==> run E <==
==> flow/design.v <==
module uart_rx#(
	parameter CLK_FRE 	= 50,
	parameter UART_RATE = 115200
	) (
	input 				clk,    
	input 				rst_n,
	output 	 			recv_en,	
	output reg 	[ 7:0] 	recv_data,	
	input 				rx_pin 
);
parameter  RATE_CNT = (CLK_FRE * 1000_000 / UART_RATE) - 1;
reg [10:0] clk_cnt;
localparam WAIT = 2'd0, START = 2'd1, RECV = 2'd2, STOP = 2'd3;
reg [1:0] state;
assign recv_en = clk_cnt == RATE_CNT * 3 / 2;
reg [ 7:0] recv_data_r;
reg [ 2:0] recv_cnt;
always@(posedge clk)
	if(!rst_n)begin
		state 		<= WAIT;
		clk_cnt 	<= 0;
		recv_data 	<= 0;
	end
	else
	case(state)
		WAIT:
			if(!rx_pin)begin 
				recv_cnt <= 'd0;
				state <= START;
			end
		START:begin 
			if(clk_cnt == RATE_CNT / 2)begin 
				clk_cnt <= 0;
				state <= RECV;
			end
			else
				clk_cnt <= clk_cnt + 1;
		end
		RECV:begin 
			if(clk_cnt == RATE_CNT)begin 
				clk_cnt <= 0;
				recv_data_r[recv_cnt] <= rx_pin;
				recv_cnt <= recv_cnt + 1;
				state <= (recv_cnt == 7 )?STOP : RECV ;
			end
			else
				clk_cnt <= clk_cnt + 1;
		end
		STOP:begin 
			recv_data <= recv_data_r;
			if(clk_cnt == RATE_CNT * 3 / 2)begin 
				clk_cnt <= 0;
				state <= WAIT;
			end
			else 
				clk_cnt <= clk_cnt + 1;
		end
	endcase
endmodule
module uart_tx#(
	parameter CLK_FRE 	= 50,
	parameter UART_RATE = 115200
	) (
	input 				clk,    
	input 				rst_n,
	input 				send_en ,	
	output 	 			send_busy ,	
	input 		[ 7:0] 	send_data ,	
	output reg 			tx_pin
);
parameter  RATE_CNT = (CLK_FRE * 1000_000 / UART_RATE) - 1;
reg [10:0] clk_cnt;
localparam WAIT = 2'd0, START = 2'd1, SEND = 2'd2, STOP = 2'd3;
reg [1:0] state;
assign send_busy = state != WAIT;
reg [ 7:0] send_data_r;
reg [ 2:0] send_cnt;
always@(posedge clk)
	if(!rst_n)begin
		state 	<= WAIT;
		clk_cnt <= 0;
		tx_pin 	<= 1;
	end
	else
	case(state)
		WAIT:
			if(send_en)begin 
				send_data_r <= send_data;
				send_cnt <= 'd0;
				state <= START;
			end
		START:begin 
			tx_pin <= 0;
			if(clk_cnt == RATE_CNT)begin 
				clk_cnt <= 0;
				state <= SEND;
			end
			else
				clk_cnt <= clk_cnt + 1;
		end
		SEND:begin 
			tx_pin <= send_data_r[send_cnt];
			if(clk_cnt == RATE_CNT)begin 
				clk_cnt <= 0;
				send_cnt <= send_cnt + 1;
				state <= (send_cnt == 7 )?STOP : SEND ;
			end
			else
				clk_cnt <= clk_cnt + 1;
		end
		STOP:begin 
			tx_pin <= 1;
			if(clk_cnt == RATE_CNT)begin 
				clk_cnt <= 0;
				state <= WAIT;
			end
			else
				clk_cnt <= clk_cnt + 1;
		end
	endcase
endmodule
module uart_top (
	input 		clk,    
	input 		rst_n,
	input 		uart_rx,
	output		uart_tx
);
parameter CLK_FRE 		= 50;
parameter UART_RATE 	= 115200;
localparam SEND = 2'd0, WAIT = 2'd1;
reg [1:0] state;
reg  [31:0] wait_cnt;
reg  [ 7:0] send_cnt;
reg  [ 7:0] send_data;
reg  	    send_en;
wire [ 7:0] recv_data;
wire 		recv_en;
wire 		send_busy;
parameter 	ENG_NUM  = 9; 
parameter 	CHE_NUM  = 2; 
parameter 	DATA_NUM = CHE_NUM * 3 + ENG_NUM;  
wire [ DATA_NUM * 8 - 1:0] char_data = {8'hE4,8'hBD,8'hA0,8'hE5,8'hA5,8'hBD,"  World","\r\n"};
wire [ 7:0] char_byte = (send_cnt < DATA_NUM) ? char_data[ (DATA_NUM - 1 - send_cnt) * 8 +: 8] : 8'h00;
always@(posedge clk)
	if(!rst_n)begin
		state 		<= SEND;
		wait_cnt 	<= 0;
		send_cnt 	<= 0;
		send_en 	<= 'b0;
	end
	else
	case(state)
		SEND:begin  
			if(send_cnt == DATA_NUM + 1)begin 
				send_en 	<= 'b0;
				send_cnt 	<=  0;
				state 		<= WAIT;
			end
			else if(!send_busy)begin
				send_en 	<= 'b1;
				send_data 	<= char_byte;
				send_cnt 	<= send_cnt + 1;
			end
		end
		WAIT: 
			if(wait_cnt == CLK_FRE * 1000_000)begin 
				wait_cnt <= 0;
				state <= SEND;
			end
			else begin
				send_en <= recv_en;
				send_data <= recv_data;
				wait_cnt <= wait_cnt + 1;
			end
	endcase
uart_tx #(
	.CLK_FRE 	(CLK_FRE 	),
	.UART_RATE 	(UART_RATE 	)
	)uart_tx_m0(
	.clk 		(clk 		),
	.rst_n 		(rst_n 		),
	.send_en 	(send_en 	),
	.send_busy 	(send_busy 	),
	.send_data 	(send_data 	),
	.tx_pin 	(uart_tx 	)
	);
uart_rx #(
	.CLK_FRE 	(CLK_FRE 	),
	.UART_RATE 	(UART_RATE 	)
	)uart_rx_m0(
	.clk 		(clk 		),
	.rst_n 		(rst_n 		),
	.recv_en 	(recv_en 	),
	.recv_data 	(recv_data 	),
	.rx_pin 	(uart_rx 	)
	);
endmodule
==> flow/run.sh <==
#!/bin/bash
# the make line also repeats each setting of config.mk as NAME=value (left out here)
make -C /OpenROAD-flow-scripts/flow DESIGN_CONFIG=/design/flow/config.mk WORK_HOME=/design/flow/orfs CLKGATE_MAP_FILE= finish
==> flow/config.mk <==
export PLATFORM = sky130hd
export DESIGN_NAME = uart_top
export DESIGN_NICKNAME = uart_top
export VERILOG_FILES = /design/flow/design.v
export SDC_FILE = /design/flow/constraint.sdc
export NUM_CORES = 4
export LEC_CHECK = 0
export CAP_MARGIN = 20
export CELL_PAD_IN_SITES_DETAIL_PLACEMENT = 0
export CORE_ASPECT_RATIO = 0.9
export CORE_MARGIN = 2
export CORE_UTILIZATION = 72
export CTS_CLUSTER_DIAMETER = 358
export CTS_CLUSTER_SIZE = 20
export HOLD_SLACK_MARGIN = 0.28
export PLACE_DENSITY_LB_ADDON = 0.0
export SETUP_SLACK_MARGIN = 0.93
export SLEW_MARGIN = 20
export TNS_END_PERCENT = 80
==> flow/constraint.sdc <==
create_clock -name core_clock -period 3.12 [get_ports {clk}]
set_input_delay 0.6240 -clock core_clock [delete_from_list [all_inputs] [get_ports {clk}]]
set_output_delay 0.6240 -clock core_clock [all_outputs]
set_load 0.01 [all_outputs]
==> run D: changes against run E <==
==> flow/config.mk (replaced) <==
export PLATFORM = sky130hd
export DESIGN_NAME = uart_top
export DESIGN_NICKNAME = uart_top
export VERILOG_FILES = /design/flow/design.v
export SDC_FILE = /design/flow/constraint.sdc
export NUM_CORES = 4
export LEC_CHECK = 0
export CAP_MARGIN = 20
export CORE_ASPECT_RATIO = 0.91
export CORE_MARGIN = 2
export CORE_UTILIZATION = 72
export CTS_CLUSTER_DIAMETER = 314
export CTS_CLUSTER_SIZE = 14
export HOLD_SLACK_MARGIN = 0.28
export PLACE_DENSITY_LB_ADDON = 0.15
export SETUP_SLACK_MARGIN = 0.93
export SLEW_MARGIN = 20
==> comparison <==
- Run D passed the timing, design-rule and antenna checks. Run E ran to the end with no violations.
- In clock-buffer cell count, run E and run D do not differ.
- In run E the hold slack is lower than in run D, by 0.022 ns.
- In synthesized area, run E and run D do not differ.
- In run D the global-route usage is higher than in run E, by 2.8 points.
- In run D the clock power is larger than in run E, by about 20%.
- Against run D, the cell count of run E is smaller by about 0.43%.
- In run E the routed wire length is smaller than in run D, by 10%.
- In synthesized cell count, run E and run D do not differ.
- Between run E and run D, the lower core utilization is in run E (gap 1.4 points).
==> figures <==
quantity                                                   run D       run E
Number of gates given a new drive strength after cts           7           2
Net load switching power                                961.4 µW    898.0 µW
Crit Path Max Fanout                                           3           8
Status                                  timing/DRC/antenna clean  timing/DRC/antenna clean
Final core utilization                                    79.23%      77.86%
Fin Clk Skew                                          0.01102 ns  0.01291 ns
Detailed route wirelength on metal3                       500 µm      425 µm
Met2 wirelength from detailed routing                    5344 µm     4432 µm
Met1 routing resource usage after global routing          33.99%      34.12%
Required arrival time at the worst endpoint              3.20 ns     3.21 ns
Switching part of the total power                         28.40%      28.24%
Final routed wirelength across all metal layers         10740 µm     9636 µm
Initial cell density of the core                          73.86%      73.48%
Critical path depth in cells                                   6           7
Post-layout instance area                               5888 µm²    5816 µm²
RSZ-0062 raised after global routing                          no         yes
Global-route wire length before repair                  17760 µm    16060 µm
Clock group power                                         902 µW      748 µW
Reg-to-reg setup timing slack                             1.0 ns     1.05 ns
Tool warnings                                                 40          41

========
==> yarrow: inputs <==
Starts from the design.v that is shown in full above.
Settings: LEC_CHECK=0, CAP_MARGIN=20, CORE_MARGIN=2, CORE_UTILIZATION=40, SLEW_MARGIN=20; clock period 5.61 ns.
run.sh (not shown) runs the stock make flow with config.mk's settings and CLKGATE_MAP_FILE=.
==> inputs of garnet, as changes to yarrow <==
CORE_UTILIZATION = 60   (was 40)
==> flow/constraint.sdc (replaced) <==
create_clock -name core_clock -period 11.4 [get_ports {clk}]
set_input_delay 2.2800 -clock core_clock [delete_from_list [all_inputs] [get_ports {clk}]]
set_output_delay 2.2800 -clock core_clock [all_outputs]
set_load 0.01 [all_outputs]
==> inputs of amber, as changes to yarrow <==
CORE_UTILIZATION = 72   (was 40)
==> flow/constraint.sdc (replaced) <==
create_clock -name core_clock -period 5.89 [get_ports {clk}]
set_input_delay 1.1780 -clock core_clock [delete_from_list [all_inputs] [get_ports {clk}]]
set_output_delay 1.1780 -clock core_clock [all_outputs]
set_load 0.01 [all_outputs]
==> inputs of willow, as changes to yarrow <==
CORE_UTILIZATION = 72   (was 40)
CTS_CLUSTER_SIZE = 14   (was not set)
PLACE_DENSITY_LB_ADDON = 0.15   (was not set)
SETUP_SLACK_MARGIN = 0.93   (was not set)
==> flow/constraint.sdc (replaced) <==
create_clock -name core_clock -period 3.12 [get_ports {clk}]
set_input_delay 0.6240 -clock core_clock [delete_from_list [all_inputs] [get_ports {clk}]]
set_output_delay 0.6240 -clock core_clock [all_outputs]
set_load 0.01 [all_outputs]
==> notes.md <==
Physical implementation

Of the total power, combinational logic draws 0.196. The number of standard cells in the layout, taps in and fillers out is 692. The cell with the largest stage delay on the worst path is sky130_fd_sc_hd__a21oi_1. In the finished design, the share of the clock period the worst path needs comes to 0.451. The tree is rooted in a sky130_fd_sc_hd__clkbuf_8.

The design draws 0.00170 W. The layout has 10 clock buffers. The filler cell count in the final layout is 530. The flow ran to the end and the layout has no timing, DRC or antenna violations.
-- figures above: amber

==> notes.md <==
Physical implementation

The worst hold path stage count is 0. The total power is 0.00197 W. Fill cells in the final layout number 1288. The cell with the largest stage delay on the worst path is sky130_fd_sc_hd__a21oi_1. The flow ran to the end and the layout has no timing, DRC or antenna violations. Once layout is complete, the cells apart from fillers number 769. The root buffer selected by CTS is sky130_fd_sc_hd__clkbuf_16. In the finished design, the share of the clock period the worst path needs comes to 0.476.

The count of max-cap constraint violations is 0. Of the total power, combinational logic draws 0.179. The number of buffers on the longest clock path is 2.
-- figures above: yarrow

==> notes.md <==
Physical implementation

The run finished with no timing, DRC or antenna violations. The number of standard cells in the layout, taps in and fillers out is slightly below 700. Ranked by instance count, the synthesized netlist is headed by sky130_fd_sc_hd__dfxtp_1, sky130_fd_sc_hd__nor2_1, sky130_fd_sc_hd__nand2_1, sky130_fd_sc_hd__xor2_1, sky130_fd_sc_hd__nand3_1. The total power is about 0.0033 W. The fraction of power consumed by combinational cells is 0.200.

The filler cell count in the final layout is ~480. The root buffer selected by CTS is sky130_fd_sc_hd__clkbuf_8. The clock period minus worst slack is 2.12 ns.

The clock buffers instantiated in the layout total 12. The cell with the largest stage delay on the worst path is sky130_fd_sc_hd__or4_4.
-- figures above: willow

==> notes.md <==
Physical implementation

The dominant kind of cell by area is logic gates. In the final layout, the clock buffer count is 10. The biggest area contributor in the post-synthesis netlist is sky130_fd_sc_hd__dfxtp_1.

Total power normalized to cell area comes to 152 nW/µm². The cell count after synthesis is just under 600. Counting the fill cells in the layout gives 732. The clock period minus worst slack is 3.95 ns. The ratio of final minimum period to clock period is 0.346. The fraction of power consumed by combinational cells is 0.199. Including well taps, the total number of placed cells is a little under 700. The number of standard cells in the layout, taps in and fillers out is 701. The total power is 0.000878 W. The root buffer selected by CTS is sky130_fd_sc_hd__clkbuf_8. Of the post-synthesis cell area, the dominant cell type holds 0.292. The flow ran to the end and the layout has no timing, DRC or antenna violations.

The path category of the worst min-delay check is reg2reg.
-- figures above: garnet

Power is estimated from default activity; no workload was simulated.
